==> inputs of branch cedar <==
==> flow/design.v (excerpt) <==
module iir_variable_filter
#(
    parameter DATA_IN_WIDTH  = 16,
    parameter DATA_OUT_WIDTH = 32,
    parameter TAP_WIDTH      = 16,
    parameter FF_TAP_COUNT   = 4,
    parameter FB_TAP_COUNT   = 3,
    parameter NUM_LP_FILTERS = 20
)
(
    input  wire                               clk,
    input  wire                               reset_n,
    input  wire        [8:0]                  filter_index,
    input  wire signed [DATA_IN_WIDTH-1:0]    data_in,
    output wire signed [DATA_OUT_WIDTH-1:0]   data_out
);
Settings: LEC_CHECK=0, CAP_MARGIN=35, CELL_PAD_IN_SITES_GLOBAL_PLACEMENT=1, CORE_ASPECT_RATIO=0.55, CORE_MARGIN=6, CORE_UTILIZATION=49, CTS_CLUSTER_DIAMETER=137, CTS_CLUSTER_SIZE=85, GPL_ROUTABILITY_DRIVEN=1, GPL_TIMING_DRIVEN=1, HOLD_SLACK_MARGIN=-0.07, MAX_ROUTING_LAYER=met5, MIN_ROUTING_LAYER=met1, PLACE_DENSITY_LB_ADDON=0.0, SETUP_SLACK_MARGIN=-1.39, SLEW_MARGIN=25, TNS_END_PERCENT=95; clock period 22.1 ns.
run.sh (not shown) runs the stock make flow with config.mk's settings and CLKGATE_MAP_FILE=.
==> inputs of branch yarrow, as changes to branch cedar <==
Settings changed: CAP_MARGIN 35 to 20, CELL_PAD_IN_SITES_GLOBAL_PLACEMENT 1 to not set, CORE_ASPECT_RATIO 0.55 to not set, CORE_MARGIN 6 to 2, CORE_UTILIZATION 49 to 65, CTS_CLUSTER_DIAMETER 137 to not set, CTS_CLUSTER_SIZE 85 to not set, GPL_ROUTABILITY_DRIVEN 1 to not set, GPL_TIMING_DRIVEN 1 to not set, HOLD_SLACK_MARGIN -0.07 to not set, MAX_ROUTING_LAYER met5 to not set, MIN_ROUTING_LAYER met1 to not set, PLACE_DENSITY_LB_ADDON 0.0 to not set, SETUP_SLACK_MARGIN -1.39 to not set, SLEW_MARGIN 25 to 20, TNS_END_PERCENT 95 to not set.
==> flow/constraint.sdc (replaced) <==
create_clock -name core_clock -period 16.0 [get_ports {clk}]
set_input_delay 3.2000 -clock core_clock [delete_from_list [all_inputs] [get_ports {clk}]]
set_output_delay 3.2000 -clock core_clock [all_outputs]
set_load 0.01 [all_outputs]
==> inputs of branch lagoon, as changes to branch cedar <==
Settings changed: CAP_MARGIN 35 to 20, CELL_PAD_IN_SITES_GLOBAL_PLACEMENT 1 to not set, CORE_ASPECT_RATIO 0.55 to not set, CTS_CLUSTER_DIAMETER 137 to not set, CTS_CLUSTER_SIZE 85 to not set, GPL_ROUTABILITY_DRIVEN 1 to not set, HOLD_SLACK_MARGIN -0.07 to 0.24, MAX_ROUTING_LAYER met5 to met4, SETUP_SLACK_MARGIN -1.39 to 3.56, SLEW_MARGIN 25 to 5, TNS_END_PERCENT 95 to 25.
==> flow/constraint.sdc (replaced) <==
create_clock -name core_clock -period 16.8 [get_ports {clk}]
set_input_delay 3.3600 -clock core_clock [delete_from_list [all_inputs] [get_ports {clk}]]
set_output_delay 3.3600 -clock core_clock [all_outputs]
set_load 0.01 [all_outputs]
==> inputs of branch umber, as changes to branch cedar <==
Settings changed: CAP_MARGIN 35 to 20, CELL_PAD_IN_SITES_GLOBAL_PLACEMENT 1 to not set, CORE_ASPECT_RATIO 0.55 to not set, CORE_MARGIN 6 to 2, CORE_UTILIZATION 49 to 68, CTS_CLUSTER_DIAMETER 137 to not set, CTS_CLUSTER_SIZE 85 to not set, GPL_ROUTABILITY_DRIVEN 1 to not set, GPL_TIMING_DRIVEN 1 to not set, HOLD_SLACK_MARGIN -0.07 to not set, MAX_ROUTING_LAYER met5 to not set, MIN_ROUTING_LAYER met1 to not set, PLACE_DENSITY_LB_ADDON 0.0 to not set, SETUP_SLACK_MARGIN -1.39 to not set, SLEW_MARGIN 25 to 20, TNS_END_PERCENT 95 to not set.
==> flow/constraint.sdc (replaced) <==
create_clock -name core_clock -period 6.81 [get_ports {clk}]
set_input_delay 1.3620 -clock core_clock [delete_from_list [all_inputs] [get_ports {clk}]]
set_output_delay 1.3620 -clock core_clock [all_outputs]
set_load 0.01 [all_outputs]
==> qor summary <==
| quantity | branch cedar | branch umber | branch lagoon | branch yarrow |
|---|---|---|---|---|
| Outcome | complete, no violations | complete, but fails checks | complete, no violations | complete, no violations |
| Layout check failures | - | negative setup slack | - | - |
| Worst Setup Slack post-DPL | 3.78 ns | -6.62 ns | 0.601 ns | -0.0337 ns |
| Met2 routing resource usage after global routing | 0.431 | 0.721 | 0.539 | 0.658 |
| Highest metal used | met5 | met5 | met4 | met5 |
| Die H | 301 um | 335 um | 402 um | 343 um |
| Register area | 0.00303 sq mm | 0.00303 sq mm | 0.00303 sq mm | 0.00303 sq mm |
| Setup fix buffers added after clock tree synthesis | 0 | 45 | 125 | 0 |
| Clk tree area frac | 0.00884 | 0.00681 | 0.00723 | 0.00762 |
| Vias in the first global route | 56059 | 65198 | 58645 | 58744 |
| Comb. cell area | 0.0615 sq mm | 0.0627 sq mm | 0.0626 sq mm | 0.0614 sq mm |
| GR Layer Usage met1 | 0.566 | 0.573 | 0.427 | 0.527 |
| NumNets Final | 10506 | 11385 | 10684 | 10555 |
| Maximum count of clock buffers along a single path | 3 | 2 | 2 | 2 |
| Area of the core | 0.150 sq mm | 0.109 sq mm | 0.150 sq mm | 0.114 sq mm |
| Width of the chip | 538 um | 335 um | 402 um | 343 um |
| Avg Vias per Cell | 5.34 | 5.69 | 5.21 | 5.62 |
| Fin Hold WS | 0.556 ns | 0.566 ns | 0.517 ns | 0.386 ns |
| Layout Cell Area excl Fill | 0.0784 sq mm | 0.0868 sq mm | 0.0814 sq mm | 0.0780 sq mm |
| Sequential portion of the cell area | 0.0386 | 0.0349 | 0.0373 | 0.0388 |
| Largest net degree at the start of global routing | 73 | 47 | 57 | 63 |

========
==> sierra <==
==> flow/design.v <==
module coeff_selector #(
    parameter TAP_WIDTH      = 32,
    parameter FF_TAP_COUNT   = 4,
    parameter FB_TAP_COUNT   = 3,
    parameter NUM_LP_FILTERS   = 20
)
(
    input  logic [8:0]           filter_index,   
    output logic [FF_TAP_COUNT*TAP_WIDTH-1:0]   B_flat,        
    output logic [FB_TAP_COUNT*TAP_WIDTH-1:0]   A_flat         
);
    logic signed [TAP_WIDTH-1:0] mem [0:NUM_LP_FILTERS*2*FF_TAP_COUNT-1];
    initial begin
        mem[0*8+0*4+0] = 2;
        mem[0*8+0*4+1] = 6;
        mem[0*8+0*4+2] = 6;
        mem[0*8+0*4+3] = 2;
        mem[0*8+1*4+0] = -22432;
        mem[0*8+1*4+1] = 20560;
        mem[0*8+1*4+2] = -6303;
        mem[0*8+1*4+3] = 0;
        mem[1*8+0*4+0] = 14;
        mem[1*8+0*4+1] = 43;
        mem[1*8+0*4+2] = 43;
        mem[1*8+0*4+3] = 14;
        mem[1*8+1*4+0] = -20298;
        mem[1*8+1*4+1] = 17066;
        mem[1*8+1*4+2] = -4845;
        mem[1*8+1*4+3] = 0;
        mem[2*8+0*4+0] = 43;
        mem[2*8+0*4+1] = 130;
        mem[2*8+0*4+2] = 130;
        mem[2*8+0*4+3] = 43;
        mem[2*8+1*4+0] = -18179;
        mem[2*8+1*4+1] = 14050;
        mem[2*8+1*4+2] = -3715;
        mem[2*8+1*4+3] = 0;
        mem[3*8+0*4+0] = 92;
        mem[3*8+0*4+1] = 278;
        mem[3*8+0*4+2] = 278;
        mem[3*8+0*4+3] = 92;
        mem[3*8+1*4+0] = -16080;
        mem[3*8+1*4+1] = 11468;
        mem[3*8+1*4+2] = -2837;
        mem[3*8+1*4+3] = 0;
        mem[4*8+0*4+0] = 164;
        mem[4*8+0*4+1] = 493;
        mem[4*8+0*4+2] = 493;
        mem[4*8+0*4+3] = 164;
        mem[4*8+1*4+0] = -14004;
        mem[4*8+1*4+1] = 9282;
        mem[4*8+1*4+2] = -2154;
        mem[4*8+1*4+3] = 0;
        mem[5*8+0*4+0] = 259;
        mem[5*8+0*4+1] = 778;
        mem[5*8+0*4+2] = 778;
        mem[5*8+0*4+3] = 259;
        mem[5*8+1*4+0] = -11952;
        mem[5*8+1*4+1] = 7457;
        mem[5*8+1*4+2] = -1620;
        mem[5*8+1*4+3] = 0;
        mem[6*8+0*4+0] = 378;
        mem[6*8+0*4+1] = 1136;
        mem[6*8+0*4+2] = 1136;
        mem[6*8+0*4+3] = 378;
        mem[6*8+1*4+0] = -9922;
        mem[6*8+1*4+1] = 5962;
        mem[6*8+1*4+2] = -1201;
        mem[6*8+1*4+3] = 0;
        mem[7*8+0*4+0] = 523;
        mem[7*8+0*4+1] = 1569;
        mem[7*8+0*4+2] = 1569;
        mem[7*8+0*4+3] = 523;
        mem[7*8+1*4+0] = -7911;
        mem[7*8+1*4+1] = 4773;
        mem[7*8+1*4+2] = -868;
        mem[7*8+1*4+3] = 0;
        mem[8*8+0*4+0] = 692;
        mem[8*8+0*4+1] = 2078;
        mem[8*8+0*4+2] = 2078;
        mem[8*8+0*4+3] = 692;
        mem[8*8+1*4+0] = -5918;
        mem[8*8+1*4+1] = 3868;
        mem[8*8+1*4+2] = -599;
        mem[8*8+1*4+3] = 0;
        mem[9*8+0*4+0] = 888;
        mem[9*8+0*4+1] = 2666;
        mem[9*8+0*4+2] = 2666;
        mem[9*8+0*4+3] = 888;
        mem[9*8+1*4+0] = -3937;
        mem[9*8+1*4+1] = 3232;
        mem[9*8+1*4+2] = -376;
        mem[9*8+1*4+3] = 0;
        mem[10*8+0*4+0] = 1112;
        mem[10*8+0*4+1] = 3337;
        mem[10*8+0*4+2] = 3337;
        mem[10*8+0*4+3] = 1112;
        mem[10*8+1*4+0] = -1966;
        mem[10*8+1*4+1] = 2855;
        mem[10*8+1*4+2] = -181;
        mem[10*8+1*4+3] = 0;
        mem[11*8+0*4+0] = 1365;
        mem[11*8+0*4+1] = 4095;
        mem[11*8+0*4+2] = 4095;
        mem[11*8+0*4+3] = 1365;
        mem[11*8+1*4+0] = -0;
        mem[11*8+1*4+1] = 2730;
        mem[11*8+1*4+2] = -0;
        mem[11*8+1*4+3] = 0;
        mem[12*8+0*4+0] = 1649;
        mem[12*8+0*4+1] = 4948;
        mem[12*8+0*4+2] = 4948;
        mem[12*8+0*4+3] = 1649;
        mem[12*8+1*4+0] = 1966;
        mem[12*8+1*4+1] = 2855;
        mem[12*8+1*4+2] = 181;
        mem[12*8+1*4+3] = 0;
        mem[13*8+0*4+0] = 1967;
        mem[13*8+0*4+1] = 5901;
        mem[13*8+0*4+2] = 5901;
        mem[13*8+0*4+3] = 1967;
        mem[13*8+1*4+0] = 3937;
        mem[13*8+1*4+1] = 3232;
        mem[13*8+1*4+2] = 376;
        mem[13*8+1*4+3] = 0;
        mem[14*8+0*4+0] = 2322;
        mem[14*8+0*4+1] = 6966;
        mem[14*8+0*4+2] = 6966;
        mem[14*8+0*4+3] = 2322;
        mem[14*8+1*4+0] = 5918;
        mem[14*8+1*4+1] = 3868;
        mem[14*8+1*4+2] = 599;
        mem[14*8+1*4+3] = 0;
        mem[15*8+0*4+0] = 2718;
        mem[15*8+0*4+1] = 8154;
        mem[15*8+0*4+2] = 8154;
        mem[15*8+0*4+3] = 2718;
        mem[15*8+1*4+0] = 7911;
        mem[15*8+1*4+1] = 4773;
        mem[15*8+1*4+2] = 868;
        mem[15*8+1*4+3] = 0;
        mem[16*8+0*4+0] = 3159;
        mem[16*8+0*4+1] = 9479;
        mem[16*8+0*4+2] = 9479;
        mem[16*8+0*4+3] = 3159;
        mem[16*8+1*4+0] = 9922;
        mem[16*8+1*4+1] = 5962;
        mem[16*8+1*4+2] = 1201;
        mem[16*8+1*4+3] = 0;
        mem[17*8+0*4+0] = 3652;
        mem[17*8+0*4+1] = 10958;
        mem[17*8+0*4+2] = 10958;
        mem[17*8+0*4+3] = 3652;
        mem[17*8+1*4+0] = 11952;
        mem[17*8+1*4+1] = 7457;
        mem[17*8+1*4+2] = 1620;
        mem[17*8+1*4+3] = 0;
        mem[18*8+0*4+0] = 4204;
        mem[18*8+0*4+1] = 12612;
        mem[18*8+0*4+2] = 12612;
        mem[18*8+0*4+3] = 4204;
        mem[18*8+1*4+0] = 14004;
        mem[18*8+1*4+1] = 9282;
        mem[18*8+1*4+2] = 2154;
        mem[18*8+1*4+3] = 0;
        mem[19*8+0*4+0] = 4822;
        mem[19*8+0*4+1] = 14467;
        mem[19*8+0*4+2] = 14467;
        mem[19*8+0*4+3] = 4822;
        mem[19*8+1*4+0] = 16080;
        mem[19*8+1*4+1] = 11468;
        mem[19*8+1*4+2] = 2837;
        mem[19*8+1*4+3] = 0;
    end
    always_comb begin
        B_flat = '0;
        A_flat = '0;
        if (filter_index < NUM_LP_FILTERS) begin
            B_flat[0*TAP_WIDTH +: TAP_WIDTH] = mem[filter_index*8+0*4+0];
            B_flat[1*TAP_WIDTH +: TAP_WIDTH] = mem[filter_index*8+0*4+1];
            B_flat[2*TAP_WIDTH +: TAP_WIDTH] = mem[filter_index*8+0*4+2];
            B_flat[3*TAP_WIDTH +: TAP_WIDTH] = mem[filter_index*8+0*4+3];
            A_flat[0*TAP_WIDTH +: TAP_WIDTH] = mem[filter_index*8+1*4+0];
            A_flat[1*TAP_WIDTH +: TAP_WIDTH] = mem[filter_index*8+1*4+1];
            A_flat[2*TAP_WIDTH +: TAP_WIDTH] = mem[filter_index*8+1*4+2];
        end
    end
endmodule
module iir_filter 
#(
    parameter DATA_IN_WIDTH  = 16,
    parameter DATA_OUT_WIDTH = 32,
    parameter TAP_WIDTH      = 16,
    parameter FF_TAP_COUNT   = 4,
    parameter FB_TAP_COUNT   = 3
)
(
    input  wire                               clk,
    input  wire                               reset_n,
    input  wire   signed [DATA_IN_WIDTH-1:0]  data_in,
    output wire    signed [DATA_OUT_WIDTH-1:0] data_out,
    input  wire   [FF_TAP_COUNT*TAP_WIDTH-1:0] B_flat,
    input  wire   [FB_TAP_COUNT*TAP_WIDTH-1:0] A_flat
);
    reg signed [DATA_IN_WIDTH-1:0] x_delay [0:FF_TAP_COUNT-2];
    reg signed [DATA_OUT_WIDTH-1:0] y_delay [0:FF_TAP_COUNT-2];
    wire signed [DATA_OUT_WIDTH-1:0] w_product_a [0:FB_TAP_COUNT-1];
    wire signed [DATA_OUT_WIDTH-1:0] w_product_b [0:FF_TAP_COUNT-1];
    integer i, j;
    wire signed [DATA_OUT_WIDTH-1:0] sum;
    reg signed [DATA_IN_WIDTH-1:0] r_x;
    reg signed [DATA_OUT_WIDTH-1:0] data_out_reg;
    wire signed [TAP_WIDTH-1:0] B [0:FF_TAP_COUNT-1] ;
    wire signed [TAP_WIDTH-1:0] A [0:FB_TAP_COUNT-1] ;
    generate
        genvar k;
        for (k = 0; k < FF_TAP_COUNT; k = k + 1) begin : b_unpack
            assign B[k] = B_flat[k*TAP_WIDTH +: TAP_WIDTH];
        end
        for (k = 0; k < FB_TAP_COUNT; k = k + 1) begin : a_unpack
            assign A[k] = A_flat[k*TAP_WIDTH +: TAP_WIDTH];
        end
    endgenerate
    always @(posedge clk or negedge reset_n) begin
        if (!reset_n) begin
            for (i = 0; i < FF_TAP_COUNT-1; i = i + 1)
                x_delay[i] <= 0;
            for (j = 0; j < FF_TAP_COUNT-1; j = j + 1)
                y_delay[j] <= 0;
            r_x <= 0;
            data_out_reg <= 0;
        end else begin
            r_x <= data_in;
            for (i = 1; i < FF_TAP_COUNT-1; i = i + 1)
                x_delay[i] <= x_delay[i-1];
            x_delay[0] <= r_x;
            for (j = 1; j < FF_TAP_COUNT-1; j = j + 1)
                y_delay[j] <= y_delay[j-1];
            y_delay[0] <= sum >>> TAP_WIDTH-3;
            data_out_reg <= sum >>> TAP_WIDTH-3;
        end
    end
    generate
		 genvar o;
		 for (o = 0; o < FB_TAP_COUNT; o = o + 1) begin : a_loop
		 assign w_product_a[o] = (-(A[o]) * y_delay[o]);
		 end
    endgenerate
    generate
		 genvar c;
		 for (c = 1; c < FF_TAP_COUNT; c = c + 1) begin : b_loop
		 assign w_product_b[c] = B[c] * x_delay[c-1];
		 end
    endgenerate
    assign w_product_b[0] = B[0] * r_x;
    wire signed [DATA_OUT_WIDTH-1:0] sum_a = w_product_a[0]+w_product_a[1]+w_product_a[2];
    wire signed [DATA_OUT_WIDTH-1:0] sum_b = w_product_b[0]+w_product_b[1]+w_product_b[2]+w_product_b[3];
    assign sum = sum_a + sum_b;
    assign data_out = data_out_reg;
endmodule
module iir_variable_filter
#(
    parameter DATA_IN_WIDTH  = 16,
    parameter DATA_OUT_WIDTH = 32,
    parameter TAP_WIDTH      = 16,
    parameter FF_TAP_COUNT   = 4,
    parameter FB_TAP_COUNT   = 3,
    parameter NUM_LP_FILTERS = 20
)
(
    input  wire                               clk,
    input  wire                               reset_n,
    input  wire        [8:0]                  filter_index,
    input  wire signed [DATA_IN_WIDTH-1:0]    data_in,
    output wire signed [DATA_OUT_WIDTH-1:0]   data_out
);
    wire [FF_TAP_COUNT*TAP_WIDTH-1:0] B_flat;
    wire [FB_TAP_COUNT*TAP_WIDTH-1:0] A_flat;
    coeff_selector #(
        .TAP_WIDTH(TAP_WIDTH),
        .FF_TAP_COUNT(FF_TAP_COUNT),
        .FB_TAP_COUNT(FB_TAP_COUNT),
        .NUM_LP_FILTERS(NUM_LP_FILTERS)
    ) coeff_sel (
        .filter_index(filter_index),
        .B_flat(B_flat),
        .A_flat(A_flat)
    );
    iir_filter #(
        .DATA_IN_WIDTH(DATA_IN_WIDTH),
        .DATA_OUT_WIDTH(DATA_OUT_WIDTH),
        .TAP_WIDTH(TAP_WIDTH),
        .FF_TAP_COUNT(FF_TAP_COUNT),
        .FB_TAP_COUNT(FB_TAP_COUNT)
    ) IIR (
        .clk(clk),
        .reset_n(reset_n),
        .data_in(data_in),
        .data_out(data_out),
        .B_flat(B_flat),
        .A_flat(A_flat)
    );
endmodule
==> flow/run.sh <==
#!/bin/bash
# the make line also repeats each setting of config.mk as NAME=value (left out here)
make -C /OpenROAD-flow-scripts/flow DESIGN_CONFIG=/design/flow/config.mk WORK_HOME=/design/flow/orfs CLKGATE_MAP_FILE= finish
==> flow/config.mk <==
export PLATFORM = sky130hd
export DESIGN_NAME = iir_variable_filter
export DESIGN_NICKNAME = iir_variable_filter
export VERILOG_FILES = /design/flow/design.v
export SDC_FILE = /design/flow/constraint.sdc
export NUM_CORES = 4
export LEC_CHECK = 0
export ABC_AREA = 1
export CAP_MARGIN = 15
export CORE_ASPECT_RATIO = 0.63
export CORE_MARGIN = 2
export CORE_UTILIZATION = 72
export CTS_CLUSTER_DIAMETER = 260
export SETUP_SLACK_MARGIN = 2.35
export SLEW_MARGIN = 20
export TNS_END_PERCENT = 15
==> flow/constraint.sdc <==
create_clock -name core_clock -period 8.18 [get_ports {clk}]
set_input_delay 1.6360 -clock core_clock [delete_from_list [all_inputs] [get_ports {clk}]]
set_output_delay 1.6360 -clock core_clock [all_outputs]
set_load 0.01 [all_outputs]
==> pepper: changes against sierra <==
Settings changed: ABC_AREA 1 to unset, CAP_MARGIN 15 to 20, CORE_ASPECT_RATIO 0.63 to unset, CORE_UTILIZATION 72 to 51, CTS_CLUSTER_DIAMETER 260 to unset, SETUP_SLACK_MARGIN 2.35 to unset, TNS_END_PERCENT 15 to unset.
==> flow/constraint.sdc (replaced) <==
create_clock -name core_clock -period 4.77 [get_ports {clk}]
set_input_delay 0.9540 -clock core_clock [delete_from_list [all_inputs] [get_ports {clk}]]
set_output_delay 0.9540 -clock core_clock [all_outputs]
set_load 0.01 [all_outputs]
==> amber: changes against sierra <==
Settings changed: ABC_AREA 1 to unset, CAP_MARGIN 15 to 20, CORE_ASPECT_RATIO 0.63 to unset, CORE_UTILIZATION 72 to 40, CTS_CLUSTER_DIAMETER 260 to unset, SETUP_SLACK_MARGIN 2.35 to unset, TNS_END_PERCENT 15 to unset.
==> flow/constraint.sdc (replaced) <==
create_clock -name core_clock -period 15.0 [get_ports {clk}]
set_input_delay 3.0000 -clock core_clock [delete_from_list [all_inputs] [get_ports {clk}]]
set_output_delay 3.0000 -clock core_clock [all_outputs]
set_load 0.01 [all_outputs]
==> results <==
Cell count: amber < pepper < sierra. Worst hold slack: sierra < amber < pepper. In flip-flop count, amber and pepper do not differ. Critical path depth: pepper < amber < sierra. Between pepper and amber, the lower final area is in amber (gap about 8%, measured against amber). pepper finished with setup timing left. amber went through all stages and came out clean. sierra completed and failed the layout checks on setup timing.
